==> run D <==
Design mult_top, start of the top module:
module mult_top(
	input 							clk, 
	input							rst_n,
	input							pipe_flush,
	input 			[32-1:0] 	mcand,
	input 			[32-1:0] 	mplier,
	input 			[4:0]	 		func,
	output logic 	[32-1:0] 	result
);
clock: 12.2 ns
lec_check: 0
cap_margin: 20
core_margin: 2
core_utilization: 59
slew_margin: 20
run.sh (not shown) runs the stock make flow with config.mk's settings and CLKGATE_MAP_FILE=.
==> inputs of run R, as changes to run D <==
- CORE_UTILIZATION: 59 -> 72
- CTS_CLUSTER_DIAMETER: unset -> 226
- MAX_ROUTING_LAYER: unset -> met4
- PLACE_DENSITY_LB_ADDON: unset -> 0.01
- TNS_END_PERCENT: unset -> 5
==> flow/constraint.sdc (replaced) <==
create_clock -name core_clock -period 8.66 [get_ports {clk}]
set_input_delay 1.7320 -clock core_clock [delete_from_list [all_inputs] [get_ports {clk}]]
set_output_delay 1.7320 -clock core_clock [all_outputs]
set_load 0.01 [all_outputs]
==> inputs of run A, as changes to run D <==
- CORE_UTILIZATION: 59 -> 40
==> flow/constraint.sdc (replaced) <==
create_clock -name core_clock -period 13.0 [get_ports {clk}]
set_input_delay 2.6000 -clock core_clock [delete_from_list [all_inputs] [get_ports {clk}]]
set_output_delay 2.6000 -clock core_clock [all_outputs]
set_load 0.01 [all_outputs]
==> comparison <==
Sequential cell count is the same in run A and run D. Die area: run R < run D < run A. Against run A, the routed wire length of run D is larger by about 1.4%. Area after synthesis is the same in run D and run A. Run D completed with no timing, DRC or antenna violations. Run A passed the timing, design-rule and antenna checks. Run R did not get past 5_1_grt. In run A the utilization is lower than in run D, by 20 points. In run D the final area is lower than in run A, by about 1%. In run A the cell count is larger than in run D, by 8.8%. Register-to-register slack: run A is better than run D (0.93 ns). Clock skew is about the same in run A and run D.
==> figures <==
| quantity | run A | run D | run R |
|---|---|---|---|
| # placed instances | 10,023 | 9,216 | 10,040 |
| Final Max Slew Viols | 0 | 0 | - |
| Final net count | 10,159 | 10,182 | - |
| Path category of the worst min-delay check | reg -> reg | reg -> reg | - |
| Final hold violation count | 0 | 0 | - |
| Core region area | 0.187 mm^2 | 0.127 mm^2 | 0.104 mm^2 |
| Post-Route Hold Slack | 0.452 ns | 0.457 ns | - |
| Instance area at placement | 0.0792 mm^2 | 0.0785 mm^2 | 0.0873 mm^2 |
| DRC Markers | 0 | 0 | - |
| Destination of the critical timing path | u_mult_unsigned.pipe_reg_0[45]$_DFF_PN0_ | u_mult_unsigned.pipe_reg_0[45]$_DFF_PN0_ | - |
| Critical Path Most Common Cell | sky130_fd_sc_hd__fa_1 | sky130_fd_sc_hd__fa_1 | - |
| Post-CTS setup-driven buffer insertion count | 0 | 0 | 135 |
| Run status | finished clean | finished clean | stopped before the end |
| Failing step | - | - | 5_1_grt |
| Placement row count | 159 | 131 | 118 |
| Number of cells on the worst reg-to-reg path | 1 | 1 | - |
| Required time at the endpoint of the critical path | 13.35 ns | 12.55 ns | - |

==> inputs of build 4 <==
==> flow/design.v <==
`timescale 1ns/100ps
module mult(
	input 			clk,				
	input 			rst_n,				
	input 			pipe_flush,				
	input 	[63:0] 	a,				
	input 	[63:0] 	b,				
	output 	[63:0] 	result				
);
	wire [63:0] result_tmp;
	reg [63:0] pipe_reg_0;
	reg [63:0] pipe_reg_1;
	assign result_tmp = a*b;
	assign result = pipe_reg_1;
	always@(posedge clk or negedge rst_n) begin
		if(~rst_n) begin
			pipe_reg_0 <= 0;
			pipe_reg_1 <= 0;
		end
		else if(pipe_flush) begin
			pipe_reg_0 <= 0;
			pipe_reg_1 <= 0;
		end
		else begin
			pipe_reg_0 <= result_tmp;
			pipe_reg_1 <= pipe_reg_0;
		end
	end
endmodule  
`timescale 1ns/100ps
module mult_top(
	input 							clk, 
	input							rst_n,
	input							pipe_flush,
	input 			[32-1:0] 	mcand,
	input 			[32-1:0] 	mplier,
	input 			[4:0]	 		func,
	output logic 	[32-1:0] 	result
);
	localparam [4:0] ALU_ADD    = 5'h00;
	localparam [4:0] ALU_MUL    = 5'h0a;
	localparam [4:0] ALU_MULH   = 5'h0b;
	localparam [4:0] ALU_MULHSU = 5'h0c;
	localparam [4:0] ALU_MULHU  = 5'h0d;
	logic [32-1:0] mcand_in, mplier_in;
    logic signed [32-1:0] signed_mcand_in, signed_mplier_in;
    logic [2*32-1:0] product_out;
	logic signed [2*32-1:0] signed_product_out;
	logic [4:0] func_d0;
	logic [4:0] func_d1;
	assign mcand_in = mcand;
    assign mplier_in = mplier;
    assign signed_mcand_in = mcand;
    assign signed_mplier_in = mplier;
	always@(posedge clk or negedge rst_n) begin 
		if(~rst_n)begin 
			func_d0 <= ALU_ADD;
			func_d1 <= ALU_ADD;
		end
		else if(pipe_flush)begin
			func_d0 <= ALU_ADD;
			func_d1 <= ALU_ADD;
		end
		else begin
			func_d0 <= func;
			func_d1 <= func_d0;
		end
	end
    always_comb begin
        case(func_d1)
            ALU_MUL:	begin
            	result = signed_product_out[32-1:0];
            end    
            ALU_MULH:	begin
            	result = signed_product_out[2*32-1:32];
            end   
            ALU_MULHSU:	begin
            	result = product_out[2*32-1:32];
            end
            ALU_MULHU:	begin
            	result = product_out[2*32-1:32];
            end  
            default:	begin
            	result = 32'hfacebeec;   
            end    
        endcase
    end
	mult u_mult_signed(
		.clk(clk),
		.rst_n(rst_n),
		.pipe_flush(pipe_flush),
		.a({{32{signed_mcand_in[31]}},signed_mcand_in}),
		.b({{32{signed_mplier_in[31]}},signed_mplier_in}),
		.result(signed_product_out)
	);
	mult u_mult_unsigned(
		.clk(clk),
		.rst_n(rst_n),
		.pipe_flush(pipe_flush),
		.a({{32{mcand_in[31] & (func == ALU_MULHSU)}},mcand_in}),
		.b({32'b0,mplier_in}),
		.result(product_out)
	);
endmodule
==> flow/run.sh <==
#!/bin/bash
# the make line also repeats each setting of config.mk as NAME=value (left out here)
make -C /OpenROAD-flow-scripts/flow DESIGN_CONFIG=/design/flow/config.mk WORK_HOME=/design/flow/orfs CLKGATE_MAP_FILE= finish
==> flow/config.mk <==
export PLATFORM = sky130hd
export DESIGN_NAME = mult_top
export DESIGN_NICKNAME = mult_top
export VERILOG_FILES = /design/flow/design.v
export SDC_FILE = /design/flow/constraint.sdc
export NUM_CORES = 4
export LEC_CHECK = 0
export ABC_AREA = 1
export CAP_MARGIN = 30
export CELL_PAD_IN_SITES_DETAIL_PLACEMENT = 2
export CELL_PAD_IN_SITES_GLOBAL_PLACEMENT = 0
export CORE_MARGIN = 2
export CORE_UTILIZATION = 42
export CTS_CLUSTER_DIAMETER = 260
export GPL_ROUTABILITY_DRIVEN = 0
export GPL_TIMING_DRIVEN = 1
export MAX_ROUTING_LAYER = met4
export PLACE_DENSITY_LB_ADDON = 0.21
export SETUP_SLACK_MARGIN = 2.29
export SLEW_MARGIN = 20
export TNS_END_PERCENT = 35
==> flow/constraint.sdc <==
create_clock -name core_clock -period 18.0 [get_ports {clk}]
set_input_delay 3.6000 -clock core_clock [delete_from_list [all_inputs] [get_ports {clk}]]
set_output_delay 3.6000 -clock core_clock [all_outputs]
set_load 0.01 [all_outputs]
==> build 56 (differences from build 4) <==
==> flow/config.mk (replaced) <==
export PLATFORM = sky130hd
export DESIGN_NAME = mult_top
export DESIGN_NICKNAME = mult_top
export VERILOG_FILES = /design/flow/design.v
export SDC_FILE = /design/flow/constraint.sdc
export NUM_CORES = 4
export LEC_CHECK = 0
export CAP_MARGIN = 20
export CORE_MARGIN = 2
export CORE_UTILIZATION = 63
export CTS_CLUSTER_SIZE = 57
export SLEW_MARGIN = 20
==> flow/constraint.sdc (replaced) <==
create_clock -name core_clock -period 10.5 [get_ports {clk}]
set_input_delay 2.1000 -clock core_clock [delete_from_list [all_inputs] [get_ports {clk}]]
set_output_delay 2.1000 -clock core_clock [all_outputs]
set_load 0.01 [all_outputs]
==> trial 97 (differences from build 4) <==
==> flow/config.mk (replaced) <==
export PLATFORM = sky130hd
export DESIGN_NAME = mult_top
export DESIGN_NICKNAME = mult_top
export VERILOG_FILES = /design/flow/design.v
export SDC_FILE = /design/flow/constraint.sdc
export NUM_CORES = 4
export LEC_CHECK = 0
export CAP_MARGIN = 20
export CORE_MARGIN = 2
export CORE_UTILIZATION = 71
export CTS_CLUSTER_SIZE = 37
export SETUP_SLACK_MARGIN = 2.49
export SLEW_MARGIN = 20
==> flow/constraint.sdc (replaced) <==
create_clock -name core_clock -period 8.68 [get_ports {clk}]
set_input_delay 1.7360 -clock core_clock [delete_from_list [all_inputs] [get_ports {clk}]]
set_output_delay 1.7360 -clock core_clock [all_outputs]
set_load 0.01 [all_outputs]
==> results <==
quantity                                                                  build 56                  trial 97                   build 4
Number of CTS-inserted buffers                                                  20                        20                        25
Unique cell types                                                               76                        76                        46
Die width                                                                   350 um                    329 um                    436 um
Global placement routability congestion                                      0.984                     0.991                         -
Core box area                                                           118000 um2                105000 um2                186000 um2
Dpl cell area                                                            80400 um2                 88200 um2                 82000 um2
Synthesized net count                                                        10191                     10191                     11756
Result of the run                                 no timing/DRC/antenna violations            did not finish            did not finish
Failing step                                                                     -  global routing (5_1_grt)  global routing (5_1_grt)
Share of synthesized cell area in and-or and or-and compound cells           3.69%                     3.69%                     2.87%
XOR/XNOR Area Share                                                          1.54%                     1.54%                    0.737%
Post-synthesis share of cell area spent on and, or, nand and nor gates       10.5%                     10.5%                     12.5%
Share of the synthesized area in the top cell type                           57.3%                     57.3%                     54.9%
Number of cells in Yosys stat                                                 7586                      7586                      9151
Setup bufs post-CTS                                                              0                       217                         0
Setup Slack @ Placement                                                  -0.270 ns                  -1.32 ns                   4.60 ns
